==> v15 <==
==> flow/design.v (excerpt) <==
module top(
    input           clk,
    input           rst,
    input           enable,
    input           mode,
    input           valid, 
    input   [4:0]   id,
    input   [3:0]   gridX,
    input   [3:0]   gridY,
	output 	[11:0]	gray_addr,
	output			gray_ren,
	input	[7:0]	gray_rdata,
    output  [11:0]  lbp_addr,
    output          lbp_wen,
	output			lbp_ren,
    input   [7:0]   lbp_rdata,
	output	[7:0] 	lbp_wdata,
	output	[24:0]	theta,
	output			theta_valid,
	input	[24:0]	cos_data,
	input			cos_valid,
	input	[24:0]	sin_data,
	input			sin_valid,
	output			lbp_finish,
    output  [7:0]   id_addr,
    output  [4:0]   id_wdata,
    output          id_wen,
    output          id_ren,
    input   [4:0]   id_rdata,
    output  [20:0]  hist_addr_train,
    output  [7:0]   hist_wdata_train,
    output          hist_wen_train,
    output          hist_ren_train,
    input   [7:0]   hist_rdata_train,
    output  [13:0]  hist_addr_predict,
    output  [7:0]   hist_wdata_predict,
    output          hist_wen_predict,
    output          hist_ren_predict,
    input   [7:0]   hist_rdata_predict,  
    output          hcu_finish,
    output          done,
    output  [4:0]   label,
    output  [17:0]  minDistance
);
    wire clbp_enable;
    wire [11:0] clbp_lbp_addr;
    wire clbp_lbp_wen;
    wire [7:0] clbp_lbp_wdata;
    wire hcu_enable;
    wire hcu_lbp_ren;
    wire [11:0] hcu_lbp_addr;
    wire [20:0] hcu_hist_addr_train;
    wire hcu_hist_ren_train;
    wire [13:0] hcu_hist_addr_predict;
    wire hcu_hist_ren_predict;
    wire [3:0] gridX_o;
    wire [3:0] gridY_o;
    wire dcu_enable;
    wire [20:0] dcu_hist_addr_train;
    wire dcu_hist_ren_train;
    wire [13:0] dcu_hist_addr_predict;
    wire dcu_hist_ren_predict;
    wire comparator_finish;
    wire comparator_enable;
    wire ram_comp;
    wire ram_clbp;
    wire [7:0] controller_id_addr;
    wire [7:0] comparator_id_addr;
  ...
Settings: LEC_CHECK=0, ABC_AREA=0, CAP_MARGIN=20, CELL_PAD_IN_SITES_GLOBAL_PLACEMENT=2, CORE_ASPECT_RATIO=1.14, CORE_MARGIN=2, CORE_UTILIZATION=40, CTS_CLUSTER_DIAMETER=350, GPL_ROUTABILITY_DRIVEN=0, MAX_ROUTING_LAYER=met4, MIN_ROUTING_LAYER=met1, SLEW_MARGIN=10, TNS_END_PERCENT=50; clock period 17.7 ns.
run.sh (not shown) runs the stock make flow with config.mk's settings and CLKGATE_MAP_FILE=.
==> v3 (differences from v15) <==
ABC_AREA = not set   (was 0)
CELL_PAD_IN_SITES_GLOBAL_PLACEMENT = not set   (was 2)
CORE_ASPECT_RATIO = not set   (was 1.14)
CORE_UTILIZATION = 72   (was 40)
CTS_CLUSTER_DIAMETER = not set   (was 350)
CTS_CLUSTER_SIZE = 16   (was not set)
GPL_ROUTABILITY_DRIVEN = not set   (was 0)
MAX_ROUTING_LAYER = not set   (was met4)
MIN_ROUTING_LAYER = not set   (was met1)
PLACE_DENSITY = 0.73   (was not set)
SETUP_SLACK_MARGIN = -0.53   (was not set)
SLEW_MARGIN = 20   (was 10)
TNS_END_PERCENT = not set   (was 50)
==> flow/constraint.sdc (replaced) <==
create_clock -name core_clock -period 7.69 [get_ports {clk}]
set_input_delay 1.5380 -clock core_clock [delete_from_list [all_inputs] [get_ports {clk}]]
set_output_delay 1.5380 -clock core_clock [all_outputs]
set_load 0.01 [all_outputs]
==> impl_metrics.csv <==
group,metric,value,unit
status,status,"no timing/DRC/antenna violations",
routing,wl_met2,192,mm
setup_path,slowest_delay,0.91,ns
layout,nClkBuffers,83,
routing,routed.top_layer,"met4",
power_and_ir_drop,internal-power,0.00411,W
# the run above: v15

==> impl_metrics.csv <==
group,metric,value,unit
layout,nClkBuffers,72,
status,failed_checks,"setup timing",
final_timing,timing.final.ws_setup,-1.54,ns
setup_path,slowest_delay,0.59,ns
status,status,"finished with violations",
final_timing,setup_viol,30,
routing,wl_met2,169,mm
routing,routed.top_layer,"met5",
# the run above: v3

Power figures rest on the tool's default switching activity, not on a simulated workload.
